## color_match
module color_match (
    input  wire       clk,
    input  wire       rst_n,
    input  wire [7:0] get_r,
    input  wire [7:0] get_g,
    input  wire [7:0] get_b,
    input  wire [7:0] set_r,
    input  wire [7:0] set_g,
    input  wire [7:0] set_b,
    input  wire [2:0] threshold_level,
    output wire [8:0] get_h,
    output wire [7:0] get_s,
    output wire [7:0] get_v,
    output wire [8:0] set_h,
    output wire [7:0] set_s,
    output wire [7:0] set_v,
    output wire [1:0] similar_flag
);
Size in the first run: ~4300 cells after synthesis, about 170 flip-flops, roughly 33000 um^2 of cells after synthesis.
export LEC_CHECK = 0
export CAP_MARGIN = 20
export CORE_MARGIN = 2
export CORE_UTILIZATION = 56
export SETUP_SLACK_MARGIN = 4.39
export SLEW_MARGIN = 20
export TNS_END_PERCENT = 5
create_clock -name core_clock -period 15.1 [get_ports {clk}]
run.sh (not shown) runs the stock make flow with config.mk's settings and CLKGATE_MAP_FILE=.
The starting point ran to the end with violations: setup timing.
Next try:
TNS_END_PERCENT = default   (was 5)
=> The changed run ran to the end with violations: setup timing. Worst setup slack is better by 0.014 ns. Fmax is about the same. Area after synthesis does not change. Register-to-register slack hardly moves. Non-clock buffer count rises by 245. Design area rises by 6.9%. Global-route usage rises by 3.0 points.

---

07-13:
The RTL this note starts from:
==> flow/design.v <==
module  rgb_hsv(
	input                         clk,
	input                         rst,	
	input	     [7:0]            rgb_r,
	input	     [7:0]            rgb_g,
	input	     [7:0]            rgb_b,	
	output reg [8:0] 			  hsv_h, 
	output reg [7:0] 			  hsv_s, 
	output reg [7:0] 			  hsv_v  
);
reg [7:0] top; 
reg [13:0] top_60; 
reg [2:0] rgb_se;
reg [2:0] rgb_se_n; 
reg [7:0] max; 
reg [7:0] min; 
reg [7:0] max_min; 
reg [7:0] hsv_s_m;
reg [7:0] max_n;
reg [7:0] division; 
wire r_g, r_b, g_b;
assign r_g = (rgb_r > rgb_g)? 1'b1:1'b0; 
assign r_b = (rgb_r > rgb_b)? 1'b1:1'b0; 
assign g_b = (rgb_g > rgb_b)? 1'b1:1'b0; 
always @ (posedge clk or negedge rst)
begin
	if (!rst)
	begin
		max <= 8'd0;
		min <= 8'd0;
		top <= 8'd0;
		rgb_se <= 3'b010;
	end
	else 
	begin
	case ({r_g,r_b,g_b})
	3'b000:
			begin 
			max <= rgb_b;
			min <= rgb_r;
			top <= rgb_g - rgb_r; 
			rgb_se <= 3'b000;
			end
	3'b001:
			begin 
			max <= rgb_g;
			min <= rgb_r;
			top <= rgb_b - rgb_r; 
			rgb_se <= 3'b001;
			end
	3'b011:
			begin 
			max <= rgb_g;
			min <= rgb_b;
			top <= rgb_r - rgb_b; 
			rgb_se <= 3'b011;
			end
	3'b100:
			begin 
			max <= rgb_b;
			min <= rgb_g;
			top <= rgb_r - rgb_g; 
			rgb_se <= 3'b100;
			end
	3'b110:
			begin 
			max <= rgb_r;
			min <= rgb_g;
			top <= rgb_b - rgb_g; 
			rgb_se <= 3'b110;
			end
	3'b111:
			begin 
			max <= rgb_r;
			min <= rgb_b;
			top <= rgb_g - rgb_b; 
			rgb_se <= 3'b111;
			end
	default
			begin
			max <= 8'd0;
			min <= 8'd0;
			top <= 8'd0;
			rgb_se <= 3'b010;
			end
	endcase
end
end
always @ (posedge clk or negedge rst)
begin
	if (!rst)
		begin
		top_60 <= 14'd0;
		rgb_se_n <= 3'b010;
		max_min <= 8'd0;
		max_n <= 8'd0;
		end
	else
		begin
		top_60 <= {top,6'b000000} - {top,2'b00}; 
		rgb_se_n <= rgb_se;
		max_min <= max - min;
		max_n <= max;
		end
end
always @ (*)
begin
	division = (max_min > 8'd0) ? top_60 / max_min : 8'd240; 
end
always @ (posedge clk or negedge rst)
begin
	if (!rst)
		hsv_h <= 9'd0;
	else 
	begin
	case (rgb_se_n)
	3'b000:
			hsv_h <= 9'd240 - division; 
	3'b001:
			hsv_h <= 9'd120 + division; 
	3'b011:
			hsv_h <= 9'd120 - division; 
	3'b100:
			hsv_h <= 9'd240 + division; 
	3'b110:
			hsv_h <= 9'd360 - division; 
	3'b111:
			hsv_h <= division; 
	default
			hsv_h <= 9'd0;
	endcase
end
end
always @ (*)
begin
	hsv_s_m = (max_n > 8'd0)? ((max_min == max_n) ? 8'd255 : {max_min[7:0],8'b00000000} / max_n) : 8'd0;
end
always@(posedge clk or negedge rst)
begin
	if (!rst)
      hsv_s <= 8'd0;
	else
	hsv_s <= hsv_s_m;
end
always@(posedge clk or negedge rst)
begin
  if (!rst)
  hsv_v <= 8'd0;
  else
  hsv_v <= max_n;
 end
endmodule
module HSVComparator (
    input   clk,
    input wire [8:0] hsv_get_h, hsv_get_s, hsv_get_v,
    input wire [8:0] hsv_set_h, hsv_set_s, hsv_set_v,
    input wire [2:0] threshold_level,
    output reg [1:0] similar_flag  
);
parameter THRESHOLD1_H = 60, THRESHOLD1_S = 32, THRESHOLD1_V = 32;   
parameter THRESHOLD2_H = 15, THRESHOLD2_S = 8,  THRESHOLD2_V = 8;  
parameter THRESHOLD3_H = 10, THRESHOLD3_S = 5,  THRESHOLD3_V = 5;  
parameter THRESHOLD4_H = 5,  THRESHOLD4_S = 3,  THRESHOLD4_V = 3;   
reg [8:0] h_diff, s_diff, v_diff;
function [8:0] abs_diff;
    input [8:0] a, b;
    if (a > b) begin
        abs_diff = a - b;
    end else begin
        abs_diff = b - a;
    end
endfunction
always @(posedge clk) begin
    similar_flag <= 2'b0;  
    h_diff = abs_diff(hsv_get_h, hsv_set_h);
    s_diff = abs_diff(hsv_get_s, hsv_set_s);
    v_diff = abs_diff(hsv_get_v, hsv_set_v);
    if (h_diff > 180) begin
        h_diff = 360 - h_diff;
    end
    if ({hsv_set_h,hsv_set_s,hsv_set_v} == 24'b0)begin
        similar_flag <= 2'b10;
    end
    else begin
    case(threshold_level)
        3'b000: begin  
            if (h_diff <= THRESHOLD1_H && s_diff <= THRESHOLD1_S && v_diff <= THRESHOLD1_V) begin
                similar_flag <= 2'b01;  
            end
        end
        3'b001: begin  
            if (h_diff <= THRESHOLD2_H && s_diff <= THRESHOLD2_S && v_diff <= THRESHOLD2_V) begin
                similar_flag <= 2'b01;  
            end
        end
        3'b010: begin  
            if (h_diff <= THRESHOLD3_H && s_diff <= THRESHOLD3_S && v_diff <= THRESHOLD3_V) begin
                similar_flag <= 2'b01;  
            end
        end
        3'b111: begin  
            if (h_diff <= THRESHOLD4_H && s_diff <= THRESHOLD4_S && v_diff <= THRESHOLD4_V) begin
                similar_flag <= 2'b01;  
            end
        end
        default: ;  
    endcase 
    end
end
endmodule
module color_match (
    input  wire       clk,
    input  wire       rst_n,
    input  wire [7:0] get_r,
    input  wire [7:0] get_g,
    input  wire [7:0] get_b,
    input  wire [7:0] set_r,
    input  wire [7:0] set_g,
    input  wire [7:0] set_b,
    input  wire [2:0] threshold_level,
    output wire [8:0] get_h,
    output wire [7:0] get_s,
    output wire [7:0] get_v,
    output wire [8:0] set_h,
    output wire [7:0] set_s,
    output wire [7:0] set_v,
    output wire [1:0] similar_flag
);
    rgb_hsv rgb_hsv_get_inst (
        .clk   (clk),
        .rst   (rst_n),
        .rgb_r (get_r),
        .rgb_g (get_g),
        .rgb_b (get_b),
        .hsv_h (get_h),
        .hsv_s (get_s),
        .hsv_v (get_v)
    );
    rgb_hsv rgb_hsv_set_inst (
        .clk   (clk),
        .rst   (rst_n),
        .rgb_r (set_r),
        .rgb_g (set_g),
        .rgb_b (set_b),
        .hsv_h (set_h),
        .hsv_s (set_s),
        .hsv_v (set_v)
    );
    HSVComparator HSVComparator_inst (
        .clk             (clk),
        .hsv_get_h       (get_h),
        .hsv_get_s       ({1'b0, get_s}),
        .hsv_get_v       ({1'b0, get_v}),
        .hsv_set_h       (set_h),
        .hsv_set_s       ({1'b0, set_s}),
        .hsv_set_v       ({1'b0, set_v}),
        .threshold_level (threshold_level),
        .similar_flag    (similar_flag)
    );
endmodule
clock: 28.0 ns
lec_check: 0
abc_area: 0
cap_margin: 20
core_margin: 2
core_utilization: 48
cts_cluster_diameter: 79
cts_cluster_size: 100
place_density: 0.77
setup_slack_margin: -1.85
slew_margin: 20
tns_end_percent: 35
To summarise 07-13: no stage aborted, but the layout did not pass its checks, failing on setup timing.
Input changes introduced in 11-28 (baseline for comparison: 07-13):
Settings: CORE_ASPECT_RATIO: unset -> 1.21; TNS_END_PERCENT: 35 -> 65; CTS_CLUSTER_DIAMETER: 79 -> unset; CORE_UTILIZATION: 48 -> 68; PLACE_DENSITY: 0.77 -> 0.6; CTS_CLUSTER_SIZE: 100 -> unset; ABC_AREA: 0 -> unset; HOLD_SLACK_MARGIN: unset -> -0.07; SETUP_SLACK_MARGIN: -1.85 -> -2.0.
Findings:
- Number of slew-limit violations in the final report came out exactly the same in 07-13 and 11-28.
- Looking at non-filler instance count after layout, 11-28 sits 297 below 07-13.
- From 07-13 to 11-28 the numbers moved as follows: core utilization grew by 21 points, ratio of routed vias to standard cells higher.
- Going from 07-13 to 11-28, headroom to the max-slew limit now smaller.
- The hold slack was comparable across 07-13 and 11-28.
- The layout from 11-28, despite a flow that completed every stage, fails the layout checks, with the failing checks listed as setup timing.
- In the metrics for 07-13 and 11-28, the one carrying the lower setup slack is 11-28.
- Number of antenna violations at the first check in global routing, 07-13 and 11-28: smaller value in 11-28
- The run showing the greater clock buffer count in the final layout is 11-28.
- Looking at final clock period utilization by the worst path, 11-28 sits 0.48 points above 07-13.

---

run A:
RTL: the design.v shown in full above, as it stands there.
Settings: LEC_CHECK=0, CAP_MARGIN=20, CORE_ASPECT_RATIO=1.22, CORE_MARGIN=2, CORE_UTILIZATION=40, PLACE_DENSITY=0.6, SETUP_SLACK_MARGIN=-2.0, SLEW_MARGIN=20, TNS_END_PERCENT=60; clock period 28.0 ns.
Run A finished every stage; the final checks, however, were not passed, the failures being setup timing.
Here is what was changed in the inputs of run B compared with run A.
Settings: TNS_END_PERCENT no longer set, was 60; CORE_ASPECT_RATIO no longer set, was 1.22; SETUP_SLACK_MARGIN no longer set, was -2.0; the clock period (ns, I/O delays scaled along) now 27.2, was 28.0.
Results
- Run B has completed all stages; timing, DRC and antenna checks passed.
- Run B reports a lower total length of routed met2 wires than run A does.
- Between run A and run B, wire length increased.
diff inputs: run B => run C
Settings: an added ABC_AREA of 1; an added CTS_CLUSTER_DIAMETER of 340; a change of CORE_UTILIZATION from 40 to 59; an added CTS_CLUSTER_SIZE of 37; a change of the clock period (ns, I/O delays scaled along) from 27.2 to 22.7.
[summary]
- Run C finished all stages; however, its layout fails the closing checks, the failures being setup timing.
- Note that the number of cell rows recorded for run C amounts to 0.819 times the value seen in run B.
- Compared with run B, in run C worst setup margin shrank by 1.22 ns, global-route usage over all layers saw an increase, largest buffer count on any clock path flat, pin count of the biggest net entering global routing went down 50%, count of state elements after synthesis flat.
- On area of the die: between run C and run B, it ends up higher for run B.
- On total via count in the routed design: between run C and run B, it ends up lower for run B.
> inputs changed (run C -> run D)
Settings: CORE_UTILIZATION: 59 -> 48; PLACE_DENSITY: 0.6 -> unset; CTS_CLUSTER_SIZE: 37 -> 100; CTS_CLUSTER_DIAMETER: 340 -> 49; the clock period (ns, I/O delays scaled along): 22.7 -> 28.0.
[summary]
- Of run D and run C, only run D finishes the flow clean.
- Every stage of run C finished as expected; the final checks, on the other hand, flagged setup timing, which means the layout fails.
- Run C → run D: buffer-and-inverter tally for the worst setup path moved down, setup slack moved up, clock network contribution to total cell area moved up, clock buffer instance count of the final layout moved up.
- Per the comparison of run D with run C, routed wire length dropped 11%, final clock period utilization by the worst path dropped 11 points.
